==> harbor <==
==> flow/design.v <==
localparam  [31: 0] NOP        = 32'h0000_0013;      
localparam  [ 6: 0] LUI     = 7'b0110111,         
                    JAL     = 7'b1101111,         
                    JALR    = 7'b1100111,         
                    BRANCH  = 7'b1100011,         
                    LOAD    = 7'b0000011,         
                    STORE   = 7'b0100011,         
                    ARITHI  = 7'b0010011,         
                    ARITHR  = 7'b0110011;         
localparam  [ 2: 0] BEQ     = 3'b000,
                    BNE     = 3'b001,
                    BLT     = 3'b100,
                    BGE     = 3'b101,
                    BLTU    = 3'b110,
                    BGEU    = 3'b111;
localparam  [ 2: 0] LB      = 3'b000,
                    LH      = 3'b001,
                    LW      = 3'b010,
                    LBU     = 3'b100,
                    LHU     = 3'b101;
localparam  [ 2: 0] SB      = 3'b000,
                    SH      = 3'b001,
                    SW      = 3'b010;
localparam  [ 2: 0] ADD     = 3'b000,     
                    SLL     = 3'b001,
                    SLT     = 3'b010,
                    SLTU    = 3'b011,
                    XOR     = 3'b100,
                    SR      = 3'b101,     
                    OR      = 3'b110,
                    AND     = 3'b111;
`timescale 1ns/1ps
module execute
#(
	parameter [31:0] RESET = 32'h0000_0000
)
(
	input clk,
	input reset,
	input  [31:0] reg_rdata1,
	input  [31:0] reg_rdata2,
	input  [31:0] execute_imm,
	input  [31:0] pc,
	input  [31:0] fetch_pc,
	input     	immediate_sel,
	input     	mem_write,
	input     	jal,
	input     	jalr,
	input     	lui,
	input     	alu,
	input     	branch,
	input     	arithsubtype,
	input     	mem_to_reg,
	input     	stall_read,
	input  [4:0]  dest_reg_sel,
	input  [2:0]  alu_op,
	input  [1:0]  dmem_raddr,
	input     	wb_branch_i,
	input     	wb_branch_nxt_i,
	output [31:0] alu_operand1,
	output [31:0] alu_operand2,
	output [31:0] write_address,
	output    	branch_stall,
	output reg [31:0] next_pc,
	output reg    	branch_taken,
	output [31:0] wb_result,
	output    	wb_mem_write,
	output    	wb_alu_to_reg,
	output [4:0]  wb_dest_reg_sel,
	output    	wb_branch,
	output    	wb_branch_nxt,
	output    	wb_mem_to_reg,
	output [1:0]  wb_read_address,
	output [2:0]  mem_alu_operation
);
localparam  [31: 0] NOP        = 32'h0000_0013;      
localparam  [ 6: 0] LUI     = 7'b0110111,         
                    JAL     = 7'b1101111,         
                    JALR    = 7'b1100111,         
                    BRANCH  = 7'b1100011,         
                    LOAD    = 7'b0000011,         
                    STORE   = 7'b0100011,         
                    ARITHI  = 7'b0010011,         
                    ARITHR  = 7'b0110011;         
localparam  [ 2: 0] BEQ     = 3'b000,
                    BNE     = 3'b001,
                    BLT     = 3'b100,
                    BGE     = 3'b101,
                    BLTU    = 3'b110,
                    BGEU    = 3'b111;
localparam  [ 2: 0] LB      = 3'b000,
                    LH      = 3'b001,
                    LW      = 3'b010,
                    LBU     = 3'b100,
                    LHU     = 3'b101;
localparam  [ 2: 0] SB      = 3'b000,
                    SH      = 3'b001,
                    SW      = 3'b010;
localparam  [ 2: 0] ADD     = 3'b000,     
                    SLL     = 3'b001,
                    SLT     = 3'b010,
                    SLTU    = 3'b011,
                    XOR     = 3'b100,
                    SR      = 3'b101,     
                    OR      = 3'b110,
                    AND     = 3'b111;
reg  [31:0] ex_result;
wire [32:0] ex_result_subs;
wire [32:0] ex_result_subu;
wire [31:0] ex_result_sra = $signed(alu_operand1) >>> alu_operand2[4:0];
assign alu_operand1 = reg_rdata1;
assign alu_operand2 = immediate_sel ? execute_imm : reg_rdata2;  
assign ex_result_subs =
	{alu_operand1[31], alu_operand1} -
	{alu_operand2[31], alu_operand2};
assign ex_result_subu = $unsigned(alu_operand1) - $unsigned(alu_operand2);
assign write_address = alu_operand1 + execute_imm;
assign branch_stall  = wb_branch_nxt_i || wb_branch_i;
always @(*) begin
	next_pc  	= fetch_pc + 4;
	branch_taken = !branch_stall;
	case (1'b1)
    	jal  : next_pc = pc + execute_imm;
    	jalr : next_pc = alu_operand1 + execute_imm;
    	branch: begin
        	case (alu_op)
            	BEQ:  begin
                	next_pc = (ex_result_subs == 0)
                          	? pc + execute_imm
                          	: fetch_pc + 4;
                	if (ex_result_subs != 0)
                    	branch_taken = 1'b0;
            	end
            	BNE:  begin
					next_pc = (ex_result_subs != 0)
                          	? pc + execute_imm
                          	: fetch_pc + 4;
					if (ex_result_subs == 0)
                    	branch_taken = 1'b0;
            	end
            	BLT:  begin
                	next_pc = ex_result_subs[32]
                          	? pc + execute_imm
                          	: fetch_pc + 4;
                	if (!ex_result_subs[32])
                    	branch_taken = 1'b0;
            	end
            	BGE:  begin
                	next_pc = !ex_result_subs[32]
                          	? pc + execute_imm
                          	: fetch_pc + 4;
                	if (ex_result_subs[32])
                    	branch_taken = 1'b0;
            	end
            	BLTU: begin
                	next_pc = ex_result_subu[32]
                          	? pc + execute_imm
                          	: fetch_pc + 4;
                	if (!ex_result_subu[32])
                    	branch_taken = 1'b0;
            	end
            	BGEU: begin
                	next_pc = !ex_result_subu[32]
                          	? pc + execute_imm
                          	: fetch_pc + 4;
                	if (ex_result_subu[32])
                    	branch_taken = 1'b0;
            	end
            	default: next_pc = fetch_pc;  
        	endcase
    	end
    	default: begin     	 
        	next_pc  	= fetch_pc + 4;
        	branch_taken = 1'b0;
    	end
	endcase
end
always @(*) begin
	case (1'b1)
    	mem_write: ex_result = alu_operand2;
    	jal,
    	jalr:  	ex_result = pc + 4;
    	lui:   	ex_result = execute_imm;
    	alu: begin
        	case (alu_op)
            	ADD : ex_result =
                  	arithsubtype
                  	? alu_operand1 - alu_operand2
                  	: alu_operand1 + alu_operand2;
            	SLL : ex_result = alu_operand1 << alu_operand2[4:0];  
            	SLT : ex_result = ex_result_subs[32];
				SLTU: ex_result = ($unsigned(alu_operand1) < $unsigned(alu_operand2)) ? 1 : 0;  
            	XOR : ex_result = alu_operand1 ^ alu_operand2;
            	SR  : ex_result =
                  	arithsubtype
                  	? ex_result_sra
                  	: alu_operand1 >> alu_operand2[4:0];
            	OR  : ex_result = alu_operand1 | alu_operand2;
            	AND : ex_result = alu_operand1 & alu_operand2;
            	default: ex_result = 'hx;
        	endcase
    	end
    	default: ex_result = 'hx;
	endcase
end
ex_mem_wb_reg u_ex_mem_wb (
	.clk        	(clk),
	.reset_n    	(reset),
	.stall_n    	(stall_read),
	.ex_result  	(ex_result),
	.mem_write  	(mem_write && !branch_stall),
	.alu_to_reg 	(alu | lui | jal |
                  	jalr | mem_to_reg),
	.dest_reg_sel   (dest_reg_sel),
	.branch_taken   (branch_taken),
	.mem_to_reg 	(mem_to_reg),
	.read_address   (dmem_raddr),
	.alu_operation  (alu_op),
	.ex_mem_result    	(wb_result),
	.ex_mem_mem_write 	(wb_mem_write),
	.ex_mem_alu_to_reg	(wb_alu_to_reg),
	.ex_mem_dest_reg_sel  (wb_dest_reg_sel),
	.ex_mem_branch    	(wb_branch),
	.ex_mem_branch_nxt	(wb_branch_nxt),
	.ex_mem_mem_to_reg	(wb_mem_to_reg),
	.ex_mem_read_address  (wb_read_address),
	.ex_mem_alu_operation (mem_alu_operation)
);
endmodule
module ex_mem_wb_reg (
	input     	clk,
	input     	reset_n,
	input     	stall_n,
	input  [31:0] ex_result,
	input     	mem_write,
	input     	alu_to_reg,
	input  [4:0]  dest_reg_sel,
	input     	branch_taken,
	input     	mem_to_reg,
	input  [1:0]  read_address,
	input  [2:0]  alu_operation,
	output reg [31:0] ex_mem_result,
	output reg    	ex_mem_mem_write,
	output reg    	ex_mem_alu_to_reg,
	output reg [4:0]  ex_mem_dest_reg_sel,
	output reg    	ex_mem_branch,
	output reg    	ex_mem_branch_nxt,
	output reg    	ex_mem_mem_to_reg,
	output reg [1:0]  ex_mem_read_address,
	output reg [2:0]  ex_mem_alu_operation
);
always @(posedge clk or negedge reset_n) begin
	if (!reset_n) begin
    	ex_mem_result     	<= 32'h0;
    	ex_mem_mem_write  	<= 1'b0;
    	ex_mem_alu_to_reg 	<= 1'b0;
    	ex_mem_dest_reg_sel   <= 5'h0;
    	ex_mem_branch     	<= 1'b0;
    	ex_mem_branch_nxt 	<= 1'b0;
    	ex_mem_mem_to_reg 	<= 1'b0;
    	ex_mem_read_address   <= 2'h0;
    	ex_mem_alu_operation  <= 3'h0;
	end
	else if (!stall_n) begin
    	ex_mem_result     	<= ex_result;
    	ex_mem_mem_write  	<= mem_write;
    	ex_mem_alu_to_reg 	<= alu_to_reg;
    	ex_mem_dest_reg_sel   <= dest_reg_sel;
    	ex_mem_branch     	<= branch_taken;
    	ex_mem_branch_nxt 	<= ex_mem_branch;   
    	ex_mem_mem_to_reg 	<= mem_to_reg;
    	ex_mem_read_address   <= read_address;
    	ex_mem_alu_operation  <= alu_operation;
	end
end
endmodule
==> flow/run.sh <==
#!/bin/bash
# the make line also repeats each setting of config.mk as NAME=value (left out here)
make -C /OpenROAD-flow-scripts/flow DESIGN_CONFIG=/design/flow/config.mk WORK_HOME=/design/flow/orfs CLKGATE_MAP_FILE= finish
==> flow/config.mk <==
export PLATFORM = sky130hd
export DESIGN_NAME = execute
export DESIGN_NICKNAME = execute
export VERILOG_FILES = /design/flow/design.v
export SDC_FILE = /design/flow/constraint.sdc
export NUM_CORES = 4
export LEC_CHECK = 0
export CAP_MARGIN = 20
export CELL_PAD_IN_SITES_GLOBAL_PLACEMENT = 2
export CORE_ASPECT_RATIO = 0.5
export CORE_MARGIN = 9
export CORE_UTILIZATION = 40
export CTS_CLUSTER_DIAMETER = 350
export CTS_CLUSTER_SIZE = 56
export PLACE_DENSITY_LB_ADDON = 0.29
export SETUP_SLACK_MARGIN = -1.2
export SLEW_MARGIN = 20
export TNS_END_PERCENT = 10
==> flow/constraint.sdc <==
create_clock -name core_clock -period 12.0 [get_ports {clk}]
set_input_delay 2.4000 -clock core_clock [delete_from_list [all_inputs] [get_ports {clk}]]
set_output_delay 2.4000 -clock core_clock [all_outputs]
set_load 0.01 [all_outputs]
==> willow (differences from harbor) <==
Settings changed: CELL_PAD_IN_SITES_GLOBAL_PLACEMENT 2 to default, CORE_ASPECT_RATIO 0.5 to default, CORE_MARGIN 9 to 2, CORE_UTILIZATION 40 to 72, CTS_CLUSTER_DIAMETER 350 to default, CTS_CLUSTER_SIZE 56 to default, PLACE_DENSITY from default to 0.39, PLACE_DENSITY_LB_ADDON 0.29 to default, SETUP_SLACK_MARGIN -1.2 to default, TNS_END_PERCENT 10 to default.
==> flow/constraint.sdc (replaced) <==
create_clock -name core_clock -period 10.3 [get_ports {clk}]
set_input_delay 2.0600 -clock core_clock [delete_from_list [all_inputs] [get_ports {clk}]]
set_output_delay 2.0600 -clock core_clock [all_outputs]
set_load 0.01 [all_outputs]
==> zinc (differences from harbor) <==
Settings changed: CELL_PAD_IN_SITES_GLOBAL_PLACEMENT 2 to 1, CORE_ASPECT_RATIO 0.5 to default, CORE_MARGIN 9 to 7, CTS_CLUSTER_DIAMETER 350 to default, CTS_CLUSTER_SIZE 56 to default, GPL_TIMING_DRIVEN from default to 0, HOLD_SLACK_MARGIN from default to 0.01, MAX_ROUTING_LAYER from default to met4, MIN_ROUTING_LAYER from default to met2, PLACE_DENSITY_LB_ADDON 0.29 to default, SETUP_SLACK_MARGIN -1.2 to 2.1, SLEW_MARGIN 20 to 30, TNS_END_PERCENT 10 to default.
==> flow/constraint.sdc (replaced) <==
create_clock -name core_clock -period 7.89 [get_ports {clk}]
set_input_delay 1.5780 -clock core_clock [delete_from_list [all_inputs] [get_ports {clk}]]
set_output_delay 1.5780 -clock core_clock [all_outputs]
set_load 0.01 [all_outputs]
==> metrics.yaml <==
run_status:
  run_status: "stopped before the end"
  failing_step: "global routing"
  error_message: "[ERROR GRT-0116] Global routing finished with congestion. Check the congestion regions in the DRC Viewer."
floorplanning:
  core_mm2: 0.02439
  die_area_mm2: 0.02626
global_route:
  total_congestion_overflow_after_global_routing: 52
  grtUsageTotal_pct: 81.17
clocking:
  cts_resized: 1
placement:
  placedInstanceArea_mm2: 0.02187
  cell_count_post_placement: 3225
[end of results for willow]
==> metrics.yaml <==
synth:
  yosys.area_share.adder_pct: 11.65
floorplanning:
  core_mm2: 0.04398
  die_area_mm2: 0.05338
placement:
  placedInstanceArea_mm2: 0.02227
  cell_count_post_placement: 3497
run_status:
  run_status: "complete, no violations"
clocking:
  cts_resized: 0
power_and_ir_drop:
  pwr_density_cell_mw_per_mm2: 80.78
global_route:
  total_congestion_overflow_after_global_routing: 0
  grtUsageTotal_pct: 37.10
[end of results for harbor]
==> metrics.yaml <==
run_status:
  failing_step: "global routing"
  error_message: "[ERROR GRT-0116] Global routing finished with congestion. Check the congestion regions in the DRC Viewer."
  run_status: "stopped before the end"
clocking:
  cts_resized: 708
synth:
  ys_sh_aoi_pct: 36.27
floorplanning:
  core_mm2: 0.04432
  die_area_mm2: 0.05109
global_route:
  grtUsageTotal_pct: 96.88
  total_congestion_overflow_after_global_routing: 3269
placement:
  placedInstanceArea_mm2: 0.02261
  cell_count_post_placement: 3588
  gp_congestion: 1.635
[end of results for zinc]
